// apollo_top
module apollo_top(
	input clk,
   input rst_n,
	input rs232_rx,	 
	output rs232_tx,	 
	input[7:0] in_ad_data,
	output out_ad_clk,
	output Sftclk,
	output Lchclk,
	output SDout,
	output test1,
	output test2
    );
wire[7:0] tx_in;
wire tx_write;
wire[7:0] rx_out;
wire rx_over;
my_uart	uart(	.clk(clk),
					.rst_n(rst_n),
					.rs232_rx(rs232_rx),
					.rs232_tx(rs232_tx),
					.tx_in(tx_in),
					.tx_write(tx_write),
					.rx_out(rx_out),
					.rx_over(rx_over)
					);
wire[7:0] recv_in;
wire recv_write;
wire recv_en;
wire recv_rst;
wire [7:0] scode;
wire scode_rdy;
wire [7:0] level;
controller controller(	.clk(clk),
								.rst_n(rst_n),
								.rx_out(rx_out),
								.rx_over(rx_over),
								.recv_in(recv_in),
								.recv_write(recv_write),
								.tx_in(tx_in),
								.tx_write(tx_write),
								.recv_ce(recv_en),
								.recv_rst(recv_rst),
								.scode(scode),
								.scode_rdy(scode_rdy),
								.level(level)
								);
segment_driver segment(	.clk(clk),
								.rst_n(rst_n),
								.bin({2'b00, scode}),
								.refresh(scode_rdy),
								.Sftclk(Sftclk),
								.Lchclk(Lchclk),
								.SDout(SDout));
wire[7:0] ad_data_in;
wire ad_data_rdy;
wire recv_rst_n = rst_n & recv_rst;
ad_driver ad_driver(	.clk(clk),
							.ce(recv_en),
							.rst_n(recv_rst_n),
							.din(in_ad_data),
  ...
For scale: ~18 I/O pins.
export LEC_CHECK = 0
export CAP_MARGIN = 20
export CELL_PAD_IN_SITES_DETAIL_PLACEMENT = 1
export CELL_PAD_IN_SITES_GLOBAL_PLACEMENT = 2
export CORE_MARGIN = 2
export CORE_UTILIZATION = 46
export MIN_ROUTING_LAYER = met1
export PLACE_DENSITY_LB_ADDON = 0.3
export SLEW_MARGIN = 30
create_clock -name core_clock -period 8.78 [get_ports {clk}]
run.sh (not shown) runs the stock make flow with config.mk's settings and CLKGATE_MAP_FILE=.
The first run ran to the end with no violations.
Rerun with:
- CELL_PAD_IN_SITES_DETAIL_PLACEMENT: 1 -> unset
- CELL_PAD_IN_SITES_GLOBAL_PLACEMENT: 2 -> unset
- CORE_UTILIZATION: 46 -> 67
- MIN_ROUTING_LAYER: met1 -> unset
- PLACE_DENSITY: unset -> 0.6
- PLACE_DENSITY_LB_ADDON: 0.3 -> unset
- SLEW_MARGIN: 30 -> 20
- clock period: 8.78 -> 7.88 ns (I/O delays scaled with it)
Outcome:
- routed wire length shrinks by 15%
- die area went down by 31%
- total power grows by 8.7%
- cell area falls by 1.3%
- non-clock buffer count stays the same
Rerun with:
- CORE_UTILIZATION: 67 -> 72
- PLACE_DENSITY: 0.6 -> unset
- PLACE_DENSITY_LB_ADDON: unset -> 0.0
- SETUP_SLACK_MARGIN: unset -> 1.15
- clock period: 7.88 -> 4.45 ns (I/O delays scaled with it)
Result: Worst setup slack is worse by 2.2 ns; global-route usage came out higher by 2.5 points; clock-buffer cell count came out lower by 1; die size shrinks by 6.9%; routed wire length is higher by 3.3%; power came out higher by 76%.


## red
apollo_top again, from the RTL that the note above started with.
make LEC_CHECK=0 CAP_MARGIN=20 CELL_PAD_IN_SITES_DETAIL_PLACEMENT=0 CORE_ASPECT_RATIO=1.55 CORE_MARGIN=2 CORE_UTILIZATION=72 CTS_CLUSTER_DIAMETER=121 CTS_CLUSTER_SIZE=25 GPL_ROUTABILITY_DRIVEN=0 HOLD_SLACK_MARGIN=0.29 PLACE_DENSITY_LB_ADDON=0.18 SETUP_SLACK_MARGIN=1.29 SLEW_MARGIN=15 finish   # period 4.38 ns
red completed; timing, DRC and antenna clean
Modified inputs, blue compared to red
diff --git a/flow/config.mk b/flow/config.mk
--- a/flow/config.mk
+++ b/flow/config.mk
@@ -10,10 +10,8 @@
 export CORE_ASPECT_RATIO = 1.55
 export CORE_MARGIN = 2
-export CORE_UTILIZATION = 72
+export CORE_UTILIZATION = 70
 export CTS_CLUSTER_DIAMETER = 121
-export CTS_CLUSTER_SIZE = 25
 export GPL_ROUTABILITY_DRIVEN = 0
-export HOLD_SLACK_MARGIN = 0.29
 export PLACE_DENSITY_LB_ADDON = 0.18
-export SETUP_SLACK_MARGIN = 1.29
-export SLEW_MARGIN = 15
+export SETUP_SLACK_MARGIN = 1.03
+export SLEW_MARGIN = 40
==> results <==
Placed wire-length estimate was higher in the run labelled red.
Taking red as the reference, in blue number of placement rows +2, number of placed instances, taps included saw little to no change, die area went up by 2300 um^2.
Higher transition time at the pin with the least slew margin goes to red over blue.
Delta (blue minus red): number of levels the H-tree was split into went up, routed wire length went up, power went up.
Changes in green relative to blue:
diff --git a/flow/config.mk b/flow/config.mk
--- a/flow/config.mk
+++ b/flow/config.mk
@@ -10,8 +10,8 @@
 export CORE_ASPECT_RATIO = 1.55
 export CORE_MARGIN = 2
-export CORE_UTILIZATION = 70
-export CTS_CLUSTER_DIAMETER = 121
+export CORE_UTILIZATION = 72
+export CTS_CLUSTER_DIAMETER = 26
 export GPL_ROUTABILITY_DRIVEN = 0
-export PLACE_DENSITY_LB_ADDON = 0.18
-export SETUP_SLACK_MARGIN = 1.03
-export SLEW_MARGIN = 40
+export PLACE_DENSITY = 0.37
+export SETUP_SLACK_MARGIN = 1.27
+export SLEW_MARGIN = 15
## What came out
- Global-route met3 utilization up 1.2 points in green wrt blue
- green against blue: count of cells along the worst register-to-register path went up 10; via count of the first global-routing pass went up; internal power now sits higher.
diff inputs: green => orange
==> flow/config.mk <==
export PLATFORM = sky130hd
export DESIGN_NAME = apollo_top
export DESIGN_NICKNAME = apollo_top
export VERILOG_FILES = /design/flow/design.v
export SDC_FILE = /design/flow/constraint.sdc
export NUM_CORES = 4
export LEC_CHECK = 0
export CAP_MARGIN = 20
export CORE_MARGIN = 2
export CORE_UTILIZATION = 70
export PLACE_DENSITY_LB_ADDON = 0.0
export SETUP_SLACK_MARGIN = 1.28
export SLEW_MARGIN = 20
## What came out
green has lower cell area after placement than orange. Summary of the comparison: final critical path time including I/O delays and setup is lower in orange, relative to green. Capture point of the worst path = test1: orange; capture point of the worst path = controller.tx_in_r[2]: green. Between orange and green, the via count of the first global-routing pass is higher for green. Compared with green, orange shows clock skew lower by 0.0049 ns. On orange: total length of routed wires is about 10% lower than what green gave. Final standard cell area without fillers went down by a few percent going from green to orange. In orange, the pre-CTS setup slack came out 0.044 ns below the value in green. Comparing orange and green, the lower global-route usage was measured on orange.
Power and IR drop assume default switching activity.
